==> inputs of 11-11 <==
Design fairArb, start of the top module:
module fairArb (
	input logic [15:0] bids,
	output logic [15:0] wins,
	input logic get_next_win,
	input logic clk,
	input logic rst
		);
	parameter SIZE = 3;
	parameter S0=3'b000, S1=3'b001, S2=3'b010, S3=3'b011, S4=3'b100, S5=3'b101, S6=3'b110;
	logic [SIZE-1:0] state;
	logic [SIZE-1:0] next_state;
	logic [3:0] dec1;
	logic [3:0] dec2;
	logic [15:0] bid1;
	logic [15:0] bid2;
	logic [15:0] b [15:0];
	logic [15:0] d [15:0];
	logic [15:0] out_check;
	logic [3:0] new_priority;
	logic [3:0] pr_in;
	logic [15:0] bids_cycle_f;
	logic [3:0] priority_f;
	logic [3:0] priority_d;
	logic [15:0] wins_d;
	logic sB, sD;
	logic [1:0] sC;
	always @ (*) begin
		case (sC)
			2'b00: priority_d = dec2;
			2'b01: priority_d = priority_f;
			2'b10: priority_d = pr_in;
			2'b11: priority_d = 0;
		endcase
	end
	always @ (*) begin
		case (sB)
			1'b0: wins_d = bid1;
			1'b1: wins_d = bid2;
		endcase
	end
	always @ (*) begin
		case (sD)
			1'b0: begin
				bid2 = out_check;
				pr_in = new_priority + 1;
			end
			1'b1: begin
				bid2 = d[priority_f];
				pr_in = priority_f + 1;
			end
		endcase
	end
	always @ (*) begin
		bids_cycle_f = bids;
		next_state = S0;
		new_priority = 4'd0;
		out_check = 16'd0;
		if ((bids_cycle_f & 16'd1) != 16'b0) begin
			bid1 = 16'd1;
		end
		else if ((bids_cycle_f & 16'd2) != 16'b0) begin
			bid1 = 16'd2;
		end
		else if ((bids_cycle_f & 16'd4) != 16'b0) begin
			bid1 = 16'd4;
		end
		else if ((bids_cycle_f & 16'd8) != 16'b0) begin
			bid1 = 16'd8;
		end
		else if ((bids_cycle_f & 16'd16) != 16'b0) begin
			bid1 = 16'd16;
		end
		else if ((bids_cycle_f & 16'd32) != 16'b0) begin
			bid1 = 16'd32;
		end
		else if ((bids_cycle_f & 16'd64) != 16'b0) begin
			bid1 = 16'd64;
		end
		else if ((bids_cycle_f & 16'd128) != 16'b0) begin
			bid1 = 16'd128;
		end
		else if ((bids_cycle_f & 16'd256) != 16'b0) begin
			bid1 = 16'd256;
		end
		else if ((bids_cycle_f & 16'd512) != 16'b0) begin
  ...
clock: 2.28 ns
lec_check: 0
cap_margin: 15
core_margin: 2
core_utilization: 70
cts_cluster_diameter: 366
cts_cluster_size: 51
setup_slack_margin: 0.59
slew_margin: 20
tns_end_percent: 5
run.sh (not shown) runs the stock make flow with config.mk's settings and CLKGATE_MAP_FILE=.
==> 06-07 (differences from 11-11) <==
Settings changed: CAP_MARGIN 15 to 20, CORE_UTILIZATION 70 to 57, CTS_CLUSTER_DIAMETER 366 to default, CTS_CLUSTER_SIZE 51 to default, SETUP_SLACK_MARGIN 0.59 to 0.65.
==> flow/constraint.sdc (replaced) <==
create_clock -name core_clock -period 4.0 [get_ports {clk}]
set_input_delay 0.8000 -clock core_clock [delete_from_list [all_inputs] [get_ports {clk}]]
set_output_delay 0.8000 -clock core_clock [all_outputs]
set_load 0.01 [all_outputs]
==> 07-20 (differences from 11-11) <==
Settings changed: ABC_AREA from default to 1, CAP_MARGIN 15 to 20, CORE_UTILIZATION 70 to 64, CTS_CLUSTER_DIAMETER 366 to default, CTS_CLUSTER_SIZE 51 to default, SETUP_SLACK_MARGIN 0.59 to 1.01, TNS_END_PERCENT 5 to default.
==> flow/constraint.sdc (replaced) <==
create_clock -name core_clock -period 4.43 [get_ports {clk}]
set_input_delay 0.8860 -clock core_clock [delete_from_list [all_inputs] [get_ports {clk}]]
set_output_delay 0.8860 -clock core_clock [all_outputs]
set_load 0.01 [all_outputs]
==> 04-04 (differences from 11-11) <==
Settings changed: CAP_MARGIN 15 to 20, CORE_MARGIN 2 to 9, CORE_UTILIZATION 70 to 40, CTS_CLUSTER_DIAMETER 366 to 344, CTS_CLUSTER_SIZE 51 to 99, SETUP_SLACK_MARGIN 0.59 to default.
==> flow/constraint.sdc (replaced) <==
create_clock -name core_clock -period 4.0 [get_ports {clk}]
set_input_delay 0.8000 -clock core_clock [delete_from_list [all_inputs] [get_ports {clk}]]
set_output_delay 0.8000 -clock core_clock [all_outputs]
set_load 0.01 [all_outputs]
==> comparison table <==
Result of the run: 11-11 did not finish; 07-20 no timing/DRC/antenna violations; 06-07 no timing/DRC/antenna violations; 04-04 no timing/DRC/antenna violations
Failing step: 11-11 3_5_place_dp; 07-20 -; 06-07 -; 04-04 -
Average wire per cell in the routed design: 11-11 -; 07-20 16.9 um; 06-07 22.5 um; 04-04 20.7 um
Post-place setup slack: 11-11 -; 07-20 0.650 ns; 06-07 -0.0147 ns; 04-04 0.00879 ns
Depth of the most critical reg-to-reg path: 11-11 -; 07-20 17; 06-07 14; 04-04 14
Antenna violations before repair: 11-11 -; 07-20 0; 06-07 0; 04-04 0
Mapped Area: 11-11 2700 um2; 07-20 2690 um2; 06-07 2700 um2; 04-04 2700 um2
Fa+ha+maj area frac: 11-11 0.464%; 07-20 0.465%; 06-07 0.464%; 04-04 0.464%
Via count: 11-11 -; 07-20 3,881; 06-07 3,800; 04-04 3,385
Count of antenna diodes in the layout: 11-11 -; 07-20 0; 06-07 0; 04-04 0
FF+latch count: 11-11 -; 07-20 23; 06-07 23; 04-04 23
Total clock network power: 11-11 -; 07-20 0.136 mW; 06-07 0.143 mW; 04-04 0.141 mW
Final clock skew: 11-11 -; 07-20 0.00753 ns; 06-07 0.00282 ns; 04-04 0.00177 ns
Global-route met2 utilization: 11-11 -; 07-20 68.3%; 06-07 67.8%; 04-04 33.0%
Switching share of total power: 11-11 -; 07-20 44.6%; 06-07 40.6%; 04-04 38.3%

---

==> trial 53: inputs <==
fairArb again, from the RTL that the note above started with.
Settings: LEC_CHECK=0, CAP_MARGIN=40, CORE_MARGIN=2, CORE_UTILIZATION=65, CTS_CLUSTER_DIAMETER=44, SETUP_SLACK_MARGIN=0.08, SLEW_MARGIN=20, TNS_END_PERCENT=5; clock period 3.58 ns.
==> inputs of trial 64, as changes to trial 53 <==
- CAP_MARGIN: 40 -> 20
- CORE_UTILIZATION: 65 -> 70
- CTS_CLUSTER_DIAMETER: 44 -> unset
- SETUP_SLACK_MARGIN: 0.08 -> unset
- TNS_END_PERCENT: 5 -> unset
==> flow/constraint.sdc (replaced) <==
create_clock -name core_clock -period 3.75 [get_ports {clk}]
set_input_delay 0.7500 -clock core_clock [delete_from_list [all_inputs] [get_ports {clk}]]
set_output_delay 0.7500 -clock core_clock [all_outputs]
set_load 0.01 [all_outputs]
==> inputs of build 88, as changes to trial 53 <==
- CAP_MARGIN: 40 -> 20
- CORE_UTILIZATION: 65 -> 40
- CTS_CLUSTER_DIAMETER: 44 -> unset
- SETUP_SLACK_MARGIN: 0.08 -> unset
- TNS_END_PERCENT: 5 -> unset
==> flow/constraint.sdc (replaced) <==
create_clock -name core_clock -period 4.0 [get_ports {clk}]
set_input_delay 0.8000 -clock core_clock [delete_from_list [all_inputs] [get_ports {clk}]]
set_output_delay 0.8000 -clock core_clock [all_outputs]
set_load 0.01 [all_outputs]
==> inputs of trial 36, as changes to trial 53 <==
- CAP_MARGIN: 40 -> 15
- CORE_UTILIZATION: 65 -> 66
- CTS_CLUSTER_DIAMETER: 44 -> 366
- CTS_CLUSTER_SIZE: unset -> 51
- SETUP_SLACK_MARGIN: 0.08 -> -0.03
- TNS_END_PERCENT: 5 -> unset
==> flow/constraint.sdc (replaced) <==
create_clock -name core_clock -period 2.28 [get_ports {clk}]
set_input_delay 0.4560 -clock core_clock [delete_from_list [all_inputs] [get_ports {clk}]]
set_output_delay 0.4560 -clock core_clock [all_outputs]
set_load 0.01 [all_outputs]
==> qor summary <==
	trial 36	build 88	trial 53	trial 64
Result of the run	aborted with a tool error	finished clean	aborted with a tool error	aborted with a tool error
Failing step	detailed placement (3_5_place_dp)	-	global routing (5_1_grt)	clock tree synthesis (4_1_cts)
Number of core rows	23	29	23	22
PostCTS Resize Cnt	-	0	24	-
Global placement routability congestion	1.145	1.024	1.128	1.257
Number of post-CTS setup repair buffers	-	0	4	-
CTS root buffer	-	sky130_fd_sc_hd__clkbuf_8	sky130_fd_sc_hd__clkbuf_8	-
Hold_buf cts	-	0	0	-
Worst Setup Slack post-DPL	-	0.07373 ns	-0.3745 ns	-0.3790 ns
Die boundary height	67.90 µm	86.09 µm	68.39 µm	66.05 µm
Init Core Util	67.86%	41.96%	67.38%	73.07%
Placed Cells incl. Taps	-	529	521	512
Maximum level of the CTS H-tree	-	1	1	-
Num Clock Sinks	-	23	23	-
Core area	0.003971 mm²	0.006422 mm²	0.004000 mm²	0.003689 mm²
Chip width	67.90 µm	86.09 µm	68.39 µm	66.05 µm
Total clock buffers created by CTS	-	3	3	-
Chip Footprint	0.004610 mm²	0.007411 mm²	0.004677 mm²	0.004363 mm²
Maximum clock insertion buffer count	-	2	2	-
Detail Placement HPWL	-	8767 µm	8698 µm	9997 µm
Placement-stage cell area	-	0.003502 mm²	0.003611 mm²	0.003568 mm²

---

==> job 1722 <==
Starting RTL as in the previous note.
clock: 2.39 ns
lec_check: 0
abc_area: 1
cap_margin: 10
core_margin: 2
core_utilization: 72
cts_cluster_diameter: 274
cts_cluster_size: 72
setup_slack_margin: 0.67
slew_margin: 20
==> job 8512 (differences from job 1722) <==
Settings changed: ABC_AREA 1 to not set, CAP_MARGIN 10 to 20, CORE_UTILIZATION 72 to 57, CTS_CLUSTER_DIAMETER 274 to not set, CTS_CLUSTER_SIZE 72 to not set, SETUP_SLACK_MARGIN 0.67 to 0.71, TNS_END_PERCENT set to 5.
==> flow/constraint.sdc (replaced) <==
create_clock -name core_clock -period 4.0 [get_ports {clk}]
set_input_delay 0.8000 -clock core_clock [delete_from_list [all_inputs] [get_ports {clk}]]
set_output_delay 0.8000 -clock core_clock [all_outputs]
set_load 0.01 [all_outputs]
==> qor summary <==
                                                                              job 1722                  job 8512
Complex Gates by Area                                                            10.5%                     34.6%
Post-synthesis instance area                                                2690 sq um                2700 sq um
Adder and majority cell fraction of the synthesized area                        0.465%                    0.464%
Number of enable flip-flop cells                                                     0                         0
Placement row count                                                                 22                        25
Max-area cell share                                                              29.1%                     17.1%
Width of the chip                                                              65.2 um                   72.8 um
Area figure in the yosys stat output                                        2690 sq um                2700 sq um
Post-synthesis instance total                                                      537                       379
Initial cell density of the core                                                 74.1%                     58.2%
Net Count, Synth                                                                   557                       399
XORs/XNORs by Area                                                                  0%                        0%
Num ports                                                                           35                        35
Floorplan die area                                                          4250 sq um                5290 sq um
MUX share of area                                                                   0%                    0.836%
Syn Area/Cell                                                               5.01 sq um                7.11 sq um
Most frequently used cell type in the post-synthesis netlist  sky130_fd_sc_hd__nand2_1  sky130_fd_sc_hd__nand2_1
Placeable Area                                                              3630 sq um                4630 sq um
Simple-gate area share of the yosys netlist                                      59.3%                     39.7%
Total cells reported by yosys after synthesis                                      537                       379
Register share after synthesis                                                   17.1%                     17.1%
Result of the run                                                       did not finish  no timing/DRC/antenna violations
Failing step                                                              3_3_place_gp                         -
Distinct cell type count of the synthesized netlist                                 29                        84
Area leader, netlist                                          sky130_fd_sc_hd__nand2_1  sky130_fd_sc_hd__dfxtp_1
Vertical die size                                                              65.2 um                   72.8 um

---

==> job 1673 <==
Starting RTL as in the previous note.
export LEC_CHECK = 0
export ABC_AREA = 1
export CAP_MARGIN = 5
export CELL_PAD_IN_SITES_DETAIL_PLACEMENT = 2
export CELL_PAD_IN_SITES_GLOBAL_PLACEMENT = 3
export CORE_MARGIN = 5
export CORE_UTILIZATION = 51
export CTS_CLUSTER_DIAMETER = 20
export CTS_CLUSTER_SIZE = 79
export GPL_ROUTABILITY_DRIVEN = 1
export GPL_TIMING_DRIVEN = 0
export MAX_ROUTING_LAYER = met5
export MIN_ROUTING_LAYER = met2
export SETUP_SLACK_MARGIN = 0.11
export SLEW_MARGIN = 20
create_clock -name core_clock -period 5.56 [get_ports {clk}]
==> inputs of job 1697, as changes to job 1673 <==
- CAP_MARGIN: 5 -> 20
- CELL_PAD_IN_SITES_DETAIL_PLACEMENT: 2 -> default
- CELL_PAD_IN_SITES_GLOBAL_PLACEMENT: 3 -> default
- CORE_MARGIN: 5 -> 9
- CORE_UTILIZATION: 51 -> 58
- CTS_CLUSTER_DIAMETER: 20 -> 239
- CTS_CLUSTER_SIZE: 79 -> 99
- GPL_ROUTABILITY_DRIVEN: 1 -> default
- GPL_TIMING_DRIVEN: 0 -> default
- MAX_ROUTING_LAYER: met5 -> default
- MIN_ROUTING_LAYER: met2 -> default
- SETUP_SLACK_MARGIN: 0.11 -> default
- TNS_END_PERCENT: default -> 5
==> flow/constraint.sdc (replaced) <==
create_clock -name core_clock -period 4.0 [get_ports {clk}]
set_input_delay 0.8000 -clock core_clock [delete_from_list [all_inputs] [get_ports {clk}]]
set_output_delay 0.8000 -clock core_clock [all_outputs]
set_load 0.01 [all_outputs]
==> results.json <==
{
  "status": "did not finish",
  "post_synth_num_cell_types": 29,
  "floorplan.rows": 26,
  "die_area_um2": 6830,
  "initCoreUtil_pct": 52.7,
  "die_width_um": 82.7,
  "stop_error": "[ERROR GPL-0301] Utilization 146.090 % exceeds 100%.",
  "die.size.y_um": 82.7,
  "last-stage-reached": "global placement without I/O"
}
The numbers above come from job 1673.

==> results.json <==
{
  "die_width_um": 86.1,
  "crit_top_cell": "nand2_1",
  "setup_viol": 0,
  "use_met2_pct": 41.9,
  "initCoreUtil_pct": 61.0,
  "status": "no timing/DRC/antenna violations",
  "die.size.y_um": 86.1,
  "floorplan.rows": 24
}
The numbers above come from job 1697.


---

==> job 9878: inputs <==
fairArb again, from the RTL that the note above started with.
clock: 5.56 ns
lec_check: 0
abc_area: 1
cap_margin: 5
cell_pad_in_sites_detail_placement: 2
cell_pad_in_sites_global_placement: 3
core_margin: 2
core_utilization: 32
cts_cluster_diameter: 20
cts_cluster_size: 79
gpl_routability_driven: 1
gpl_timing_driven: 0
max_routing_layer: met5
setup_slack_margin: 1.06
slew_margin: 20
==> job 3762: changes against job 9878 <==
ABC_AREA = default   (was 1)
CAP_MARGIN = 20   (was 5)
CELL_PAD_IN_SITES_DETAIL_PLACEMENT = default   (was 2)
CELL_PAD_IN_SITES_GLOBAL_PLACEMENT = default   (was 3)
CORE_UTILIZATION = 58   (was 32)
CTS_CLUSTER_DIAMETER = default   (was 20)
CTS_CLUSTER_SIZE = default   (was 79)
GPL_ROUTABILITY_DRIVEN = default   (was 1)
GPL_TIMING_DRIVEN = default   (was 0)
MAX_ROUTING_LAYER = default   (was met5)
SETUP_SLACK_MARGIN = 0.71   (was 1.06)
==> flow/constraint.sdc (replaced) <==
create_clock -name core_clock -period 2.65 [get_ports {clk}]
set_input_delay 0.5300 -clock core_clock [delete_from_list [all_inputs] [get_ports {clk}]]
set_output_delay 0.5300 -clock core_clock [all_outputs]
set_load 0.01 [all_outputs]
==> results <==
| item | job 3762 | job 9878 |
|---|---|---|
| Result of the run | aborted with a tool error | aborted with a tool error |
| Last stage reached | 4_1_cts | 3_3_place_gp |
| Area leader share | 0.171 | 0.291 |
| Vertical die size | 72.2 um | 95.7 um |
| Number of nets in the synthesized netlist | 399 | 557 |
| Synth Instances | 379 | 537 |
| Number of flops mapped to enable cells by yosys | 0 | 0 |
| Complex Gates by Area | 0.346 | 0.105 |
| Fraction of synthesized area in multiplexers | 0.00836 | 0 |
| Core Rows | 24 | 33 |
| Cell area after synthesis | 0.00270 mm^2 | 0.00269 mm^2 |
| Floorplan Utilization | 0.611 | 0.329 |
| Top FF cell, synth | dfxtp_1 | dfxtp_1 |
| Yosys warning count | 3 | 3 |
| Share of synthesized cell area in full adder, half adder and majority cells | 0.00464 | 0.00465 |
| Syn avg cell area | 7.11 um^2 | 5.01 um^2 |
| Die area | 0.00521 mm^2 | 0.00916 mm^2 |
| Basic-gate share of the synthesized area counting and, or, nand and nor cells | 0.397 | 0.593 |
| Count of instantiated cells in the yosys netlist | 379 | 537 |
| Area figure in the yosys stat output | 0.00270 mm^2 | 0.00269 mm^2 |
| Register share after synthesis | 0.171 | 0.171 |
| Post-synth top area cell | dfxtp_1 | nand2_1 |
| Horizontal die dimension | 72.2 um | 95.7 um |
| Tally of unique sky130hd cells used after synthesis | 84 | 29 |
| Core outline area | 0.00441 mm^2 | 0.00818 mm^2 |
No activity file was given, so power comes from the tool's default toggle rates.
